==> job 4731: inputs <==
Design cmplx_mult, start of the top module:
module cmplx_mult(
input logic clk,
input logic [10-1:0] switches,
output logic [8-1:0] LED,
output logic [6:0] HEX0,
output logic [6:0] HEX1,
output logic [6:0] HEX2,
output logic [6:0] HEX3,
output logic [6:0] HEX4,
output logic [6:0] HEX5,
output logic [6:0] HEX6,
output logic [6:0] HEX7);
Settings: LEC_CHECK=0, ABC_AREA=1, CAP_MARGIN=25, CELL_PAD_IN_SITES_GLOBAL_PLACEMENT=1, CORE_ASPECT_RATIO=1.37, CORE_MARGIN=10, CORE_UTILIZATION=38, CTS_CLUSTER_SIZE=44, GPL_TIMING_DRIVEN=1, MAX_ROUTING_LAYER=met5, MIN_ROUTING_LAYER=met2, PLACE_DENSITY_LB_ADDON=0.29, SETUP_SLACK_MARGIN=0.42, SLEW_MARGIN=20, TNS_END_PERCENT=5; clock period 18.8 ns.
run.sh (not shown) runs the stock make flow with config.mk's settings and CLKGATE_MAP_FILE=.
==> job 644 (differences from job 4731) <==
Settings changed: ABC_AREA 1 to unset, CAP_MARGIN 25 to 20, CELL_PAD_IN_SITES_GLOBAL_PLACEMENT 1 to unset, CORE_ASPECT_RATIO 1.37 to unset, CORE_MARGIN 10 to 2, CORE_UTILIZATION 38 to 56, CTS_CLUSTER_SIZE 44 to unset, GPL_TIMING_DRIVEN 1 to unset, MAX_ROUTING_LAYER met5 to unset, MIN_ROUTING_LAYER met2 to unset, PLACE_DENSITY set to 0.6, PLACE_DENSITY_LB_ADDON 0.29 to unset, SETUP_SLACK_MARGIN 0.42 to unset, TNS_END_PERCENT 5 to unset.
==> flow/constraint.sdc (replaced) <==
create_clock -name core_clock -period 28.5 [get_ports {clk}]
set_input_delay 5.7000 -clock core_clock [delete_from_list [all_inputs] [get_ports {clk}]]
set_output_delay 5.7000 -clock core_clock [all_outputs]
set_load 0.01 [all_outputs]
==> job 469 (differences from job 4731) <==
Settings changed: CAP_MARGIN 25 to 20, CELL_PAD_IN_SITES_GLOBAL_PLACEMENT 1 to unset, CORE_ASPECT_RATIO 1.37 to unset, CORE_MARGIN 10 to 2, CORE_UTILIZATION 38 to 72, CTS_CLUSTER_SIZE 44 to 42, GPL_TIMING_DRIVEN 1 to unset, HOLD_SLACK_MARGIN set to 0.29, MAX_ROUTING_LAYER met5 to unset, MIN_ROUTING_LAYER met2 to unset, PLACE_DENSITY_LB_ADDON 0.29 to 0.2, SETUP_SLACK_MARGIN 0.42 to unset, TNS_END_PERCENT 5 to unset.
==> flow/constraint.sdc (replaced) <==
create_clock -name core_clock -period 12.6 [get_ports {clk}]
set_input_delay 2.5200 -clock core_clock [delete_from_list [all_inputs] [get_ports {clk}]]
set_output_delay 2.5200 -clock core_clock [all_outputs]
set_load 0.01 [all_outputs]
==> results.yml <==
# implementation run metrics
status:
  status: "aborted with a tool error"
  stop_stage: "global routing (5_1_grt)"
  stop_error: "[ERROR GRT-0232] Routing congestion too high. Check the congestion heatmap in the GUI."
clock_network:
  post_cts_buffers: 62
place:
  placedCellCount: 2977
synth:
  yosysCellCount: 2325
# the run above: job 469

==> results.yml <==
# flow metrics
status:
  status: "no timing/DRC/antenna violations"
synth:
  top_area_frac: 0.245
  yosysCellCount: 1785
timing:
  holdWs_ns: 0.193
clock_network:
  clk_path_buf_depth: 2
  post_cts_buffers: 0
place:
  placedCellCount: 2221
drt:
  vias_per_cell: 5.18
# the run above: job 644

==> results.yml <==
# flow metrics
timing:
  fin_setup_tns_ns: 0
synth:
  yosysCellCount: 2325
status:
  status: "no timing/DRC/antenna violations"
place:
  placedCellCount: 2975
clock_network:
  cts_buffers: 9
  post_cts_buffers: 0
# the run above: job 4731


* * *

==> inputs of 04-18 <==
==> flow/design.v <==
module segdec(input logic [3:0] in, output logic [6:0] out);
	always_comb
	begin
		case (in)
			4'b0000 :
				out = 7'b0111111;  
			4'b0001 :
				out = 7'b0000110;  
			4'b0010 :
				out = 7'b1011011;  
			4'b0011 :
				out = 7'b1001111;  
			4'b0100 :
				out = 7'b1100110;  
			4'b0101 :
				out = 7'b1101101;  
			4'b0110 :
				out = 7'b1111100;  
			4'b0111 :
				out = 7'b0000111;  
			4'b1000 :
				out = 7'b1111111;  
			4'b1001 :
				out = 7'b1100111;  
			4'b1010 :
				out = 7'b1000000;
			default :
				out = 7'b0000000;
    		endcase
	end
endmodule
module bin_to_bcd(input logic [7:0] in, output logic [3:0][6:0] disp);
logic[3:0] sign_num, units, tens, hundreds;
logic[7:0] num;
logic sign;
always_comb
begin
	sign = in[$high(in)];
	if(sign)  
		num = 0 - in;
	else
		num = in;
	hundreds = num / 100;
	num = num - (hundreds)*100;  
	tens = num / 10;
	num = num - (tens)*10;  
	units = num;
end
always_comb
	if(sign)
		sign_num = 4'hA;
	else
		sign_num = 4'hF;
segdec signdec
(
	.in(sign_num),
	.out(disp[3])
);
segdec hundreddec
(
	.in(hundreds),
	.out(disp[2])
);
segdec tendec
(
	.in(tens),
	.out(disp[1])
);
segdec unitdec
(
	.in(units),
	.out(disp[0])
);
endmodule
module debounce #(parameter int COUNT=500000) (input logic clk, signal_in, output logic signal_out);
logic prev_signal;
int unsigned cnt;
always_ff @(posedge clk)
begin
	if(prev_signal != signal_in)
	begin
		cnt <= 0;  
	end
	else if(cnt >= COUNT)
	begin
		cnt <= 0;  
		signal_out <= signal_in;
	end
	else
	begin
		cnt <= cnt +1;
	end
	prev_signal <= signal_in;
end
endmodule
module read_sm(input logic clk, reset_n, handshake, run, output logic read, done);
enum {HALT, WAIT_1, WAIT_0, DONE} state;
always_ff @(posedge clk, negedge reset_n)
begin
	if(!reset_n)
	begin
		state <= HALT;
		read <= 0;
	end
	else
	begin
		read <= 0;
		unique case(state)
			HALT : if(run) state <= WAIT_1;
			WAIT_1 :
			begin
				if(handshake)
				begin
					state <= WAIT_0;
					read <= '1;  
				end
			end
			WAIT_0 : if(!handshake) state <= DONE;
			DONE : state <= HALT;
		endcase
	end
end
always_comb
	if(state == DONE)
		done = 1;
	else
		done = 0;
endmodule
module sm(input logic clk, input logic [10-1:0] SW, input logic [8-1:0] re_res, im_res, output logic [8-1:0] LED, output logic [8-1:0] re_a, im_a, re_q, im_q);
typedef enum {REAL_A, IMAG_A, REAL_Q, IMAG_Q, DISP_REAL, DISP_IMAG} stateType;
stateType state;
logic reset_n;
logic handshake;
logic [8-1:0] data_in;
always_comb
begin
	reset_n = SW[$high(SW)];
	handshake = SW[$high(SW) -1];
	data_in =  SW[$high(SW) -2 : $low(SW)];
end
logic read_run, read_trigger, read_done;
read_sm re_sm0
(
	.clk(clk),
	.reset_n(reset_n),
	.handshake(handshake),
	.run(read_run),
	.read(read_trigger),
	.done(read_done)
);
always_comb
	read_run = (state == REAL_A) || (state == IMAG_A) || (state == REAL_Q) || (state == IMAG_Q);
always_ff @(posedge clk, negedge reset_n)
begin
	if(!reset_n)
		state <= REAL_A;
	else
	begin
		unique case(state)
			REAL_A: if(read_done) state <= IMAG_A;
			IMAG_A: if(read_done) state <= REAL_Q;
			REAL_Q: if(read_done) state <= IMAG_Q;
			IMAG_Q: if(read_done) state <= DISP_REAL;
			DISP_REAL : if(handshake == 1) state <= DISP_IMAG;
			DISP_IMAG : if(handshake == 0) state <= REAL_A;
		endcase
	end
end
always_ff @(posedge clk)
begin
	if(read_trigger)
	begin
		unique case(state)
			REAL_A: re_a <= data_in;
			IMAG_A: im_a <= data_in;
			REAL_Q: re_q <= data_in;
			IMAG_Q: im_q <= data_in;
			default: ;
		endcase
	end
end
always_comb
begin
	if(state == DISP_REAL)
		LED = re_res;
	else if(state == DISP_IMAG)
		LED = im_res;
	else
		LED = '0;
end
endmodule
module mult(input logic signed [(2*8 -1)-1:0] re_x, im_x, re_y, im_y, output logic signed [2*(2*8 -1)-1:0] re_z, im_z);
logic signed [(2*8 -1)-1:0] a,b,c,d;
always_comb
begin
	a = re_x;
	b = im_x;
	c = re_y;
	d = im_y;
end
logic signed [2*(2*8 -1)-1:0] ac, bd, ad, bc;
always_comb
begin
	ac = a*c;
	bd = b*d;
	ad = a*d;
	bc = b*c;
	re_z = ac - bd;
	im_z = ad + bc;
end
endmodule
module cmplx_mult(
input logic clk,
input logic [10-1:0] switches,
output logic [8-1:0] LED,
output logic [6:0] HEX0,
output logic [6:0] HEX1,
output logic [6:0] HEX2,
output logic [6:0] HEX3,
output logic [6:0] HEX4,
output logic [6:0] HEX5,
output logic [6:0] HEX6,
output logic [6:0] HEX7);
logic [8-1:0] re_a, im_a, re_q, im_q;
logic [8-1:0] re_res, im_res;
logic [10-1:0] SW;
always_comb
	SW[$high(SW)-2:$low(SW)] = switches[$high(switches)-2:$low(switches)];
debounce #(.COUNT(1000)) db0
(
	.clk(clk),
	.signal_in(switches[$high(switches)]),
	.signal_out(SW[$high(SW)])
);
debounce #(.COUNT(1000)) db1
(
	.clk(clk),
	.signal_in(switches[$high(switches)-1]),
	.signal_out(SW[$high(SW)-1])
);
sm sm0 (.*);
logic signed [(2*8 -1)-1:0] re_x, im_x, re_y, im_y;
logic signed [2*(2*8 -1)-1:0] re_z, im_z;
localparam INPUT_SHIFT = (2*8 -1) - 8;
localparam OUTPUT_LOW = 2*INPUT_SHIFT -1;
localparam OUTPUT_HIGH = OUTPUT_LOW + 8 -1;
always_comb
begin
	re_x = $signed(re_a);
	im_x = $signed(im_a);
	re_y = $signed(re_q) << INPUT_SHIFT;
	im_y = $signed(im_q) << INPUT_SHIFT;
	re_res = re_z[OUTPUT_HIGH : OUTPUT_LOW];
	im_res = im_z[OUTPUT_HIGH : OUTPUT_LOW];
end
mult mult0
(.*);
logic [3:0][6:0] sw_hex;
always_comb
begin
	HEX0 = ~ sw_hex[0];  
	HEX1 = ~ sw_hex[1];  
	HEX2 = ~ sw_hex[2];  
	HEX3 = ~ sw_hex[3];  
end
bin_to_bcd sw_disp
(
	.in(SW[7:0]),
	.disp(sw_hex)
);
logic [3:0][6:0] led_hex;
always_comb
begin
	HEX4 = ~ led_hex[0];  
	HEX5 = ~ led_hex[1];  
	HEX6 = ~ led_hex[2];  
	HEX7 = ~ led_hex[3];  
end
bin_to_bcd led_disp
(
	.in(LED),
	.disp(led_hex)
);
endmodule
==> flow/run.sh <==
#!/bin/bash
# the make line also repeats each setting of config.mk as NAME=value (left out here)
make -C /OpenROAD-flow-scripts/flow DESIGN_CONFIG=/design/flow/config.mk WORK_HOME=/design/flow/orfs CLKGATE_MAP_FILE= finish
==> flow/config.mk <==
export PLATFORM = sky130hd
export DESIGN_NAME = cmplx_mult
export DESIGN_NICKNAME = cmplx_mult
export VERILOG_FILES = /design/flow/design.v
export SDC_FILE = /design/flow/constraint.sdc
export NUM_CORES = 4
export LEC_CHECK = 0
export ABC_AREA = 1
export CAP_MARGIN = 20
export CORE_MARGIN = 2
export CORE_UTILIZATION = 72
export CTS_CLUSTER_DIAMETER = 394
export CTS_CLUSTER_SIZE = 97
export PLACE_DENSITY = 0.38
export SLEW_MARGIN = 20
export TNS_END_PERCENT = 20
==> flow/constraint.sdc <==
create_clock -name core_clock -period 11.1 [get_ports {clk}]
set_input_delay 2.2200 -clock core_clock [delete_from_list [all_inputs] [get_ports {clk}]]
set_output_delay 2.2200 -clock core_clock [all_outputs]
set_load 0.01 [all_outputs]
==> 10-05: changes against 04-18 <==
Settings changed: ABC_AREA 1 to default, CORE_UTILIZATION 72 to 14, CTS_CLUSTER_DIAMETER 394 to default, CTS_CLUSTER_SIZE 97 to default, PLACE_DENSITY 0.38 to 0.6, TNS_END_PERCENT 20 to default.
==> flow/constraint.sdc (replaced) <==
create_clock -name core_clock -period 28.5 [get_ports {clk}]
set_input_delay 5.7000 -clock core_clock [delete_from_list [all_inputs] [get_ports {clk}]]
set_output_delay 5.7000 -clock core_clock [all_outputs]
set_load 0.01 [all_outputs]
==> comparison table <==
|  | 10-05 | 04-18 |
|---|---|---|
| Result of the run | complete, no violations | stopped before the end |
| Last stage reached | - | global routing |
| # resized after CTS | 0 | 134 |
| Half-perimeter wire length after detailed placement | 30400 µm | 39800 µm |
| Effective utilization at floorplan | 14.1% | 72.6% |
| DP Area | 18500 µm² | 20600 µm² |
| Sequential-to-total area share from yosys stat | 16.3% | 15.5% |
| Yosys stat area | 16000 µm² | 16900 µm² |
| Post-synthesis share of cell area spent on full adders, half adders and majority gates | 38.4% | 36.3% |
| Number of buffers added for setup after CTS | 0 | 41 |
| Number of rows in the core area | 124 | 56 |
| Setup WS pre-CTS | 6.34 ns | -2.26 ns |
| Xor and xnor area share after synthesis | 6.77% | 3.37% |
| Number of placed cells counting well taps | 3352 | 3034 |
| Routability cong. | 0.797 | 0.997 |
| Die Y | 343 µm | 157 µm |
| Largest type area fraction | 24.5% | 23.2% |
| Simple-Gate Fraction of Synth Area | 16.7% | 22.3% |
| Mux cell area share after synthesis | 1.04% | 0% |
| Core Footprint | 114000 µm² | 23300 µm² |
| Number of cells in Yosys stat | 1785 | 2325 |
| Overall chip area | 117000 µm² | 24700 µm² |
| Post-Syn Area per Cell | 8.99 µm² | 7.26 µm² |
| Gate Count Post-Synth | 1785 | 2325 |
